Design Optimized_Wallace, start of the top module:
module Optimized_Wallace(
    input clk, rst,
    input [15:0] A, B,
    output reg [31:0] PRODUCT
);
For scale: about 1300 cells after synthesis.
==> flow/config.mk <==
export PLATFORM = sky130hd
export DESIGN_NAME = Optimized_Wallace
export DESIGN_NICKNAME = Optimized_Wallace
export VERILOG_FILES = /design/flow/design.v
export SDC_FILE = /design/flow/constraint.sdc
export NUM_CORES = 4
export LEC_CHECK = 0
export CAP_MARGIN = 20
export CORE_MARGIN = 2
export CORE_UTILIZATION = 72
export CTS_CLUSTER_SIZE = 14
export PLACE_DENSITY_LB_ADDON = 0.04
export SETUP_SLACK_MARGIN = 0.11
export SLEW_MARGIN = 20
==> flow/constraint.sdc <==
create_clock -name core_clock -period 0.81 [get_ports {clk}]
set_input_delay 0.1620 -clock core_clock [delete_from_list [all_inputs] [get_ports {clk}]]
set_output_delay 0.1620 -clock core_clock [all_outputs]
set_load 0.01 [all_outputs]
run.sh (not shown) runs the stock make flow with config.mk's settings and CLKGATE_MAP_FILE=.
The baseline did not get past clock tree synthesis, error DPL-0038.
Edit:
- ABC_AREA: default -> 1
- CTS_CLUSTER_DIAMETER: default -> 188
- CTS_CLUSTER_SIZE: 14 -> 73
- PLACE_DENSITY_LB_ADDON: 0.04 -> 0.27
- SETUP_SLACK_MARGIN: 0.11 -> 0.25
- clock period: 0.81 -> 1.55 ns (I/O delays scaled with it)
Now the flow ended with an error in global routing.
Synthesized cell count increases by 34%.
Die area increases by 5.8%.
Area after synthesis increases by 6.0%.


Starting RTL as in the previous note.
Design Optimized_Wallace, start of the top module:
module Optimized_Wallace(
    input clk, rst,
    input [15:0] A, B,
    output reg [31:0] PRODUCT
);
Settings: LEC_CHECK=0, CAP_MARGIN=20, CORE_MARGIN=2, CORE_UTILIZATION=40, CTS_CLUSTER_DIAMETER=337, CTS_CLUSTER_SIZE=16, MAX_ROUTING_LAYER=met4, PLACE_DENSITY_LB_ADDON=0.01, SLEW_MARGIN=20; clock period 3.0 ns.
Then changed:
- CORE_UTILIZATION: 40 -> 71
- CTS_CLUSTER_DIAMETER: 337 -> not set
- CTS_CLUSTER_SIZE: 16 -> not set
- MAX_ROUTING_LAYER: met4 -> not set
- PLACE_DENSITY_LB_ADDON: 0.01 -> not set
- clock period: 3.0 -> 0.906 ns (I/O delays scaled with it)
This time the run failed in clock tree synthesis (4_1_cts).
Die area decreases by well over a third.
Synthesized cell count is unchanged.
Synthesized area does not change.
Then changed:
- CORE_UTILIZATION: 71 -> 40
- clock period: 0.906 -> 2.74 ns (I/O delays scaled with it)
What happened: With this change the flow passed the timing, design-rule and antenna checks; area after synthesis is unchanged; die size grows by well over a third; synthesized cell count does not change.
Then changed:
- CORE_UTILIZATION: 40 -> 67
- clock period: 2.74 -> 1.42 ns (I/O delays scaled with it)
Now the flow finished with setup timing left.
Wire length went up by 54%.
Clock skew rises by 0.016 ns.
Setup slack gets worse by 1.1 ns.
Synthesized cell count stays the same.
Cell area came out higher by 13%.
Maximum frequency rises by 8.7%.
Die area fell by 40%.
Then changed:
- CORE_UTILIZATION: 67 -> 72
- CTS_CLUSTER_SIZE: not set -> 14
- PLACE_DENSITY_LB_ADDON: not set -> 0.29
- SETUP_SLACK_MARGIN: not set -> 0.11
- clock period: 1.42 -> 0.81 ns (I/O delays scaled with it)
Outcome:
- Now the flow aborted during clock tree synthesis (4_1_cts)
- area after synthesis stays the same
- die area came out lower by 6.8%
- synthesized cell count does not change


lagoon:
Optimized_Wallace again, from the RTL that the note above started with.
make LEC_CHECK=0 CAP_MARGIN=20 CORE_MARGIN=2 CORE_UTILIZATION=72 CTS_CLUSTER_SIZE=58 PLACE_DENSITY=0.66 SETUP_SLACK_MARGIN=0.11 SLEW_MARGIN=20 finish   # period 0.81 ns
lagoon is listed as incomplete: the tool reported an error in 4_1_cts and the run ended there.
Edits applied to the flow inputs when going from lagoon to umber:
- changing CTS_CLUSTER_SIZE from 58 to 10
- setting CTS_CLUSTER_DIAMETER to 400 for the first time
- setting ABC_AREA to 1 for the first time
- removing PLACE_DENSITY (formerly 0.66)
- removing SETUP_SLACK_MARGIN (formerly 0.11)
- setting HOLD_SLACK_MARGIN to 0.29 for the first time
- changing the clock period (ns, I/O delays scaled along) from 0.81 to 1.52
--- outcome ---
Register area share after synthesis: umber vs lagoon down 2.8 points
Across both runs, weighted congestion at the end of routability-driven global placement was higher for umber than for lagoon.
Die area | umber > lagoon
Compared with lagoon, in umber area fraction in mux cells held; pre-placement core utilization went down 0.46 points.
Area share of xor/xnor cells in the synthesized design in umber vs lagoon: down 0.40 points
Status for umber and lagoon: no clean run
umber did not finish; a tool error ended it in 5_1_grt.
Compared with lagoon, in umber area reported by Yosys stat moved up, number of instances in the synthesized netlist moved up.
Relative to umber, the following input files were edited for yarrow:
- clearing ABC_AREA, which used to be 1
- clearing CTS_CLUSTER_SIZE, which used to be 10
- clearing CTS_CLUSTER_DIAMETER, which used to be 400
- swapping 72 for 40 in CORE_UTILIZATION
- putting SETUP_SLACK_MARGIN at 0.54 where nothing was set
- clearing HOLD_SLACK_MARGIN, which used to be 0.29
- swapping 1.52 for 2.74 in the clock period (ns, I/O delays scaled along)
- Comparing umber and yarrow, the one run not ending clean was umber.
- umber did not make it past 5_1_grt, where a tool error ended it.
- Compared with umber, yarrow shows a average size of a mapped cell that is 2.8 um^2 higher.
- Yosys-reported design area after synthesis in yarrow is 0.0010 mm^2 below umber.
- Die width, umber and yarrow: higher on yarrow
The inputs of willow differ from those of yarrow as listed below.
- an added CTS_CLUSTER_SIZE of 24
- a deleted SETUP_SLACK_MARGIN that had been 0.54
- an added CORE_ASPECT_RATIO of 0.84
- a change of CAP_MARGIN from 20 to 30
- a change of the clock period (ns, I/O delays scaled along) from 2.74 to 3.0
Results
Diff yarrow..willow | total standard cell area after synthesis | unchanged. Number of antenna violations at the first check in global routing: willow vs yarrow up 1. Vias per cell delta (yarrow -> willow): insignificant. Non-clock buffer count (willow over yarrow): decrease, 70.
Changes in fjord relative to willow:
- CORE_UTILIZATION changed from 40 to 70
- CORE_ASPECT_RATIO removed (was 0.84)
- CTS_CLUSTER_SIZE changed from 24 to 25
- CAP_MARGIN changed from 30 to 20
- SETUP_SLACK_MARGIN newly set to -0.06
- the clock period (ns, I/O delays scaled along) changed from 3.0 to 2.08
### Flow results
Compared with willow, fjord shows a lower least setup slack across all paths after layout.
Delay of the slowest cell on the worst path ends up lower on fjord.
The layout overhead on the synthesized area of fjord exceeds that of willow by 5.0 points.
Against willow, fjord comes in 1.7 points lower on sequential share of layout area.
Unique cell type count in the Yosys netlist came out exactly the same in fjord and willow.
Summary — routing usage on met1, fjord relative to willow: higher, by 19 points.
[fjord] chip area fell about 40% relative to willow
willow ended up with more cell instances than fjord did.
Apart from fjord, each of fjord and willow ends the flow with a layout that passes the timing, design-rule and antenna checks.
willow → fjord: worst hold slack now smaller; y dimension of the die -33 um.
Setup changes, fjord to maple
- CTS_CLUSTER_SIZE removed (was 25)
- SETUP_SLACK_MARGIN removed (was -0.06)
- CORE_UTILIZATION changed from 70 to 40
- the clock period (ns, I/O delays scaled along) changed from 2.08 to 3.0
### Flow results
- Every stage of the flow completed for maple, and the final layout passed the timing, design-rule and antenna checks.
- Post-route total power in maple vs fjord: down 36%
- Looking at uppermost layer routed, the met4 result is from maple; the met5 one comes from fjord.
- Comparing fjord against maple, there is no change at all in cell count listed in synth_stat.txt.
- Against fjord, maple comes in 2.1% lower on placed instance area.
- Wire length: maple < fjord
- fjord → maple: number of DRC violations after detailed routing saw little to no change, post-CTS setup-driven buffer insertion count decreased by 23 relative to the old numbers, total clock network power now sits lower, count of clock-buffer cells in the layout now sits lower.
- Maximum frequency: maple < fjord


Starting RTL as in the previous note.
clock: 3.84 ns
lec_check: 0
cap_margin: 20
cell_pad_in_sites_detail_placement: 0
cell_pad_in_sites_global_placement: 0
core_aspect_ratio: 0.98
core_margin: 2
core_utilization: 40
cts_cluster_size: 30
gpl_routability_driven: 1
gpl_timing_driven: 0
hold_slack_margin: 0.04
slew_margin: 25
tns_end_percent: 45
The starting point finished clean.
Change:
- CELL_PAD_IN_SITES_DETAIL_PLACEMENT: 0 -> not set
- CELL_PAD_IN_SITES_GLOBAL_PLACEMENT: 0 -> not set
- CORE_ASPECT_RATIO: 0.98 -> not set
- CORE_UTILIZATION: 40 -> 72
- CTS_CLUSTER_SIZE: 30 -> not set
- GPL_ROUTABILITY_DRIVEN: 1 -> not set
- GPL_TIMING_DRIVEN: 0 -> not set
- HOLD_SLACK_MARGIN: 0.04 -> not set
- SETUP_SLACK_MARGIN: not set -> 0.11
- SLEW_MARGIN: 25 -> 20
- TNS_END_PERCENT: 45 -> not set
- clock period: 3.84 -> 0.858 ns (I/O delays scaled with it)
Now the flow stopped in clock tree synthesis (DPL-0038). Die size fell by about 44%. Synthesized area stays the same. Synthesized cell count is unchanged.
Change:
- ABC_AREA: not set -> 1
- CTS_CLUSTER_DIAMETER: not set -> 333
- SETUP_SLACK_MARGIN: 0.11 -> 0.3
- clock period: 0.858 -> 1.53 ns (I/O delays scaled with it)
=>
- The new run stopped in clock tree synthesis (DPL-0033)
- area after synthesis increases by about 6%
- die area increases by about 6%
- synthesized cell count increases by about 34%
Change:
- CTS_CLUSTER_SIZE: not set -> 100
- SETUP_SLACK_MARGIN: 0.3 -> 0.25
- clock period: 1.53 -> 1.65 ns (I/O delays scaled with it)
Result: With this change the flow did not get past global routing. Die area does not change. Area after synthesis is unchanged. Synthesized cell count stays the same.


Setup of build 25:
The RTL this note starts from:
==> flow/design.v <==
`timescale 1ns / 1ps
module black_cell(
    input  wire g_left, p_left,
    input  wire g_right, p_right,
    output wire g_out, p_out
);
    assign g_out = g_left | (p_left & g_right);
    assign p_out = p_left & p_right;
endmodule
module gray_cell(
    input  wire g_left, p_left,
    input  wire g_right,
    output wire g_out
);
    assign g_out = g_left | (p_left & g_right);
endmodule
module han_carlson_32(
    input  wire [31:0] a,
    input  wire [31:0] b,
    output wire [31:0] s,
    output wire        ca
);
    wire [31:0] g0, p0;
    assign g0 = a & b;
    assign p0 = a ^ b;
    wire [31:0] gg1, pp1;
    wire [31:0] gg2, pp2;
    wire [31:0] gg3, pp3;
    wire [31:0] gg4, pp4;
    wire [31:0] gg5, pp5;
    genvar i;
    generate
        for (i = 0; i < 32; i = i + 1) begin : STAGE1
            if (i >= 1) begin
                assign gg1[i] = g0[i] | (p0[i] & g0[i-1]);
                assign pp1[i] = p0[i] & p0[i-1];
            end else begin
                assign gg1[i] = g0[i];
                assign pp1[i] = p0[i];
            end
        end
    endgenerate
    generate
        for (i = 0; i < 32; i = i + 1) begin : STAGE2
            if (i >= 2) begin
                assign gg2[i] = gg1[i] | (pp1[i] & gg1[i-2]);
                assign pp2[i] = pp1[i] & pp1[i-2];
            end else begin
                assign gg2[i] = gg1[i];
                assign pp2[i] = pp1[i];
            end
        end
    endgenerate
    generate
        for (i = 0; i < 32; i = i + 1) begin : STAGE3
            if (i >= 4) begin
                assign gg3[i] = gg2[i] | (pp2[i] & gg2[i-4]);
                assign pp3[i] = pp2[i] & pp2[i-4];
            end else begin
                assign gg3[i] = gg2[i];
                assign pp3[i] = pp2[i];
            end
        end
    endgenerate
    generate
        for (i = 0; i < 32; i = i + 1) begin : STAGE4
            if (i >= 8) begin
                assign gg4[i] = gg3[i] | (pp3[i] & gg3[i-8]);
                assign pp4[i] = pp3[i] & pp3[i-8];
            end else begin
                assign gg4[i] = gg3[i];
                assign pp4[i] = pp3[i];
            end
        end
    endgenerate
    generate
        for (i = 0; i < 32; i = i + 1) begin : STAGE5
            if (i >= 16) begin
                assign gg5[i] = gg4[i] | (pp4[i] & gg4[i-16]);
                assign pp5[i] = pp4[i] & pp4[i-16];
            end else begin
                assign gg5[i] = gg4[i];
                assign pp5[i] = pp4[i];
            end
        end
    endgenerate
    wire [31:0] c;
    assign c[0] = 1'b0;
    generate
        for (i = 1; i < 32; i = i + 1) begin : CARRY_ASSIGN
            assign c[i] = gg5[i-1];
        end
    endgenerate
    assign ca = gg5[31];
    assign s = p0 ^ c;
endmodule
module full_adder(
    input a, b, c,
    output s, ca
);
    assign s  = a ^ b ^ c;
    assign ca = (a & b) | (b & c) | (c & a);
endmodule
module compressor_7to3(
    input  [31:0] a1, a2, a3, a4, a5, a6, a7,
    output [31:0] s,
    output [31:0] c1,   
    output [31:0] c2    
);
    genvar j;
    generate
        for (j = 0; j < 32; j = j + 1) begin
            wire s1, s2, s3, s4, d1, d2, d3, d4;
            full_adder f1 (.a(a1[j]), .b(a2[j]), .c(a3[j]), .s(s1), .ca(d1));
            full_adder f2 (.a(a4[j]), .b(a5[j]), .c(a6[j]), .s(s2), .ca(d2));
            full_adder f3 (.a(s1),   .b(s2),   .c(a7[j]),  .s(s3), .ca(d3));
            full_adder f4 (.a(d1),   .b(d2),   .c(d3),    .s(s4), .ca(d4));
            assign s[j]  = s3;
            assign c1[j] = s4;  
            assign c2[j] = d4;  
        end
    endgenerate
endmodule
module csa(
    input  [31:0] a, b, c,
    output [31:0] s,
    output [31:0] ca 
);
    assign s  = a ^ b ^ c;
    assign ca = ((a & b) | (b & c) | (c & a)) << 1;
endmodule
module Optimized_Wallace(
    input clk, rst,
    input [15:0] A, B,
    output reg [31:0] PRODUCT
);
    genvar i, j;
    wire [31:0] pp [0:15];
    generate
        for (i = 0; i < 16; i = i + 1) begin
            for (j = 0; j < 32; j = j + 1) begin
                if ((j >= i) && (j < i + 16))
                    assign pp[i][j] = A[j - i] & B[i];
                else
                    assign pp[i][j] = 1'b0;
            end
        end
    endgenerate
    wire [31:0] s0, s1_1, c0, c1, c0_2, c1_2, b0, b1, b0_2, b1_2;
     compressor_7to3 u1 (.a1(pp[0]), .a2(pp[1]), .a3(pp[2]), .a4(pp[3]), .a5(pp[4]), .a6(pp[5]), .a7(pp[6]), .s(s0), .c1(b0), .c2(b0_2));
     compressor_7to3 u2 (.a1(pp[7]), .a2(pp[8]), .a3(pp[9]), .a4(pp[10]), .a5(pp[11]), .a6(pp[12]), .a7(pp[13]), .s(s1_1), .c1(b1), .c2(b1_2));
   assign c0   = b0<<1;      
   assign c1   = b1<<1;      
   assign c0_2 = b0_2<<2;    
   assign c1_2 = b1_2<<2;   
    reg [31:0] r_s0, r_s1, r_c0, r_c1, r_c02, r_c12, r_pp14, r_pp15;
    always @(posedge clk or posedge rst) begin
        if (rst) begin
            r_s0 <= 0; r_s1 <= 0;
            r_c0 <= 0; r_c1 <= 0;
            r_c02 <= 0; r_c12 <= 0;
            r_pp14 <= 0; r_pp15 <= 0;
        end 
        else begin
            r_s0 <= s0; r_s1 <= s1_1;
            r_c0 <= c0; r_c1 <= c1;
            r_c02 <= c0_2; r_c12 <= c1_2;
            r_pp14 <= pp[14]; r_pp15 <= pp[15];
        end
    end
    wire [31:0] sum2, c1_s2, c2_s2, ca1, ca2;
    compressor_7to3 p1 (.a1(r_s0), .a2(r_s1), .a3(r_c0), .a4(r_c1), .a5(r_c02), .a6(r_c12), .a7(r_pp14), .s(sum2), .c1(c1_s2), .c2(c2_s2));
    assign ca1 = c1_s2<<1;     
    assign ca2 = c2_s2<<2;     
    reg [31:0] rsum2, rca1, rca2, rlt;
    always @(posedge clk or posedge rst) begin
        if (rst) begin
            rsum2 <= 0;
            rca1 <= 0;
            rca2 <= 0;
            rlt <= 0;
        end
        else begin
            rsum2 <= sum2;
            rca1 <= ca1;
            rca2 <= ca2;
            rlt <= r_pp15;
        end
    end
    wire [31:0] ps1, pca1, s, ca;
    csa q1 (.a(rsum2), .b(rca1), .c(rca2), .s(ps1), .ca(pca1));
    csa q2 (.a(rlt), .b(ps1), .c(pca1), .s(s), .ca(ca));
    reg [31:0] rsum, rcarry;
    always @(posedge clk or posedge rst) begin
        if (rst) begin
            rsum <= 0;
            rcarry <= 0;
        end 
        else begin
            rsum <= s;
            rcarry <= ca;
        end
    end
    wire [31:0] sum;
    wire carry;
    han_carlson_32 p2 (.a(rsum), .b(rcarry), .s(sum), .ca(carry));
    always @(posedge clk or posedge rst) begin
        if (rst)
            PRODUCT <= 0;
        else
            PRODUCT <= sum;
    end
endmodule
make LEC_CHECK=0 ABC_AREA=1 CAP_MARGIN=0 CORE_MARGIN=2 CORE_UTILIZATION=70 CTS_CLUSTER_SIZE=18 PLACE_DENSITY_LB_ADDON=0.01 SETUP_SLACK_MARGIN=0.52 SLEW_MARGIN=20 finish   # period 1.81 ns
Build 25: aborted in global routing (tool error)
For build 24, these inputs were changed with respect to build 25:
# build 25
export LEC_CHECK = 0
export ABC_AREA = 1
export CAP_MARGIN = 0
export CORE_MARGIN = 2
export CORE_UTILIZATION = 70
export CTS_CLUSTER_SIZE = 18
export PLACE_DENSITY_LB_ADDON = 0.01
export SETUP_SLACK_MARGIN = 0.52
export SLEW_MARGIN = 20
create_clock -name core_clock -period 1.81 [get_ports {clk}]
# build 24
export LEC_CHECK = 0
export ABC_AREA = 1
export CAP_MARGIN = 0
export CORE_MARGIN = 2
export CORE_UTILIZATION = 70
export CTS_CLUSTER_SIZE = 18
export SETUP_SLACK_MARGIN = -0.13
export SLEW_MARGIN = 20
create_clock -name core_clock -period 1.81 [get_ports {clk}]
==> results <==
| build 24 | all stages done | FAIL | setup timing |
Build 24 vs build 25: number of buffers created by CTS up by a few percent
Comparing build 25 against build 24, there is no change at all in full die area.
Build 24 -> build 25: post-synthesis share of cell area spent on and, or, nand and nor gates delta 0, exact match
As far as die width goes, build 24 and build 25 are indistinguishable; the numbers are identical.
Post-place instance area, build 25 and build 24: larger value in build 25
Relative to build 24, the following input files were edited for build 86:
# build 24
export LEC_CHECK = 0
export ABC_AREA = 1
export CAP_MARGIN = 0
export CORE_MARGIN = 2
export CORE_UTILIZATION = 70
export CTS_CLUSTER_SIZE = 18
export SETUP_SLACK_MARGIN = -0.13
export SLEW_MARGIN = 20
create_clock -name core_clock -period 1.81 [get_ports {clk}]
# build 86
export LEC_CHECK = 0
export ABC_AREA = 1
export CAP_MARGIN = 0
export CORE_MARGIN = 2
export CORE_UTILIZATION = 70
export CTS_CLUSTER_SIZE = 25
export SETUP_SLACK_MARGIN = 0.46
export SLEW_MARGIN = 20
create_clock -name core_clock -period 1.57 [get_ports {clk}]
Findings:
Build 86 never completed, since it errored out during global routing.
Build 24 -> build 86: post-cts resize count increased by more than 100%
Build 24 → build 86: synthesized area did not really move, placed instance area picked up an extra 800 um^2, count of library flops with an enable pin comparable, simple-gate portion of the synthesized area was more or less identical.
Delta (build 86 minus build 24): routability-driven placement congestion ratio essentially unchanged; floorplan-stage core utilization roughly the same; average size of a mapped cell now sits at about the same level.
### build 86 -> build 26
# build 86
export LEC_CHECK = 0
export ABC_AREA = 1
export CAP_MARGIN = 0
export CORE_MARGIN = 2
export CORE_UTILIZATION = 70
export CTS_CLUSTER_SIZE = 25
export SETUP_SLACK_MARGIN = 0.46
export SLEW_MARGIN = 20
create_clock -name core_clock -period 1.57 [get_ports {clk}]
# build 26
export LEC_CHECK = 0
export ABC_AREA = 1
export CAP_MARGIN = 0
export CORE_MARGIN = 2
export CORE_UTILIZATION = 70
export CTS_CLUSTER_SIZE = 18
export PLACE_DENSITY = 0.35
export SETUP_SLACK_MARGIN = 0.52
export SLEW_MARGIN = 20
create_clock -name core_clock -period 1.81 [get_ports {clk}]
Results
global routing: build 86 exited with error. Status: build 26 FAILED at global routing (tool error). Reported for build 26 and build 86, synthesized area turned out identical to the last digit. The instance count after placement with tap cells included of build 26 is lower than that of build 86. Reported for build 26 and build 86, number of cells produced by synthesis turned out identical to the last digit. In build 26 relative to build 86, global placement routability congestion had gone down by a few percent. Summary: worst setup slack after placement, build 26 better than build 86. Against build 86, post-CTS setup buffer count in build 26 rose slightly. Comparing build 26 against build 86, there is no change at all in die size. Between build 26 and build 86, the die outline height does not differ in any meaningful way. Build 26 against build 86; detailed-placement wirelength estimate is down by a few percent.
The following lists how build 1 was set up differently from build 26:
# build 26
export LEC_CHECK = 0
export ABC_AREA = 1
export CAP_MARGIN = 0
export CORE_MARGIN = 2
export CORE_UTILIZATION = 70
export CTS_CLUSTER_SIZE = 18
export PLACE_DENSITY = 0.35
export SETUP_SLACK_MARGIN = 0.52
export SLEW_MARGIN = 20
create_clock -name core_clock -period 1.81 [get_ports {clk}]
# build 1
export LEC_CHECK = 0
export ABC_AREA = 1
export CAP_MARGIN = 0
export CORE_MARGIN = 2
export CORE_UTILIZATION = 70
export CTS_CLUSTER_SIZE = 18
export HOLD_SLACK_MARGIN = -0.09
export SETUP_SLACK_MARGIN = -0.1
export SLEW_MARGIN = 20
create_clock -name core_clock -period 1.52 [get_ports {clk}]
Build 1 against build 26: synthesis area per yosys about even; width of the die essentially unchanged; placeable core region has remained practically unchanged; total placed instance area lost 180 um^2; number of gates given a new drive strength after cts shrank by about 30%. Reported for build 26 and build 1, depth of the CTS H-tree turned out identical to the last digit. Compare build 26 and build 1 | pre-CTS setup slack lower: build 1. | sum of net half-perimeters after detailed placement | build 1 vs build 26 | 400 um higher |. The flow ran to completion for all of build 26 and build 1 but build 26, which stopped partway. Completing all stages was not enough for build 1: its layout failed the final checks because of setup timing. In the summary table, build 26 is marked failed, with error GRT-0232 raised in global routing. Synthesized-area fraction occupied by ao, oa, aoi and oai cells: build 26 vs build 1 identical. As far as register area share after synthesis goes, build 1 and build 26 are indistinguishable; the numbers are identical.
> inputs changed (build 1 -> build 9)
# build 1
export LEC_CHECK = 0
export ABC_AREA = 1
export CAP_MARGIN = 0
export CORE_MARGIN = 2
export CORE_UTILIZATION = 70
export CTS_CLUSTER_SIZE = 18
export HOLD_SLACK_MARGIN = -0.09
export SETUP_SLACK_MARGIN = -0.1
export SLEW_MARGIN = 20
create_clock -name core_clock -period 1.52 [get_ports {clk}]
# build 9
export LEC_CHECK = 0
export ABC_AREA = 1
export CAP_MARGIN = 0
export CORE_MARGIN = 2
export CORE_UTILIZATION = 70
export CTS_CLUSTER_SIZE = 25
export HOLD_SLACK_MARGIN = -0.1
export SETUP_SLACK_MARGIN = 0.5
export SLEW_MARGIN = 20
create_clock -name core_clock -period 1.72 [get_ports {clk}]
--- outcome ---
Build 9 did not finish; a tool error ended it in global routing. As far as area reported by Yosys stat is concerned, build 9 and build 1 perform about the same. Taking build 1 as the reference, in build 9 placed cell area shows an increase of 1.3%, number of H-tree levels shows no meaningful change. From build 9 to build 1, synthesized cell count did not move at all. Build 9 ends up with a final weighted congestion of routability-driven global placement that is 2.3% lower than in build 1. Post-synthesis instance area came out exactly the same in build 1 and build 9. Number of cells in the design after placement: build 9 vs build 1 down about 1.6%. Die area came out exactly the same in build 1 and build 9. When build 9 is measured against build 1, its final HPWL from detailed placement turns out about 4% higher.
Power figures rest on the tool's default switching activity, not on a simulated workload.
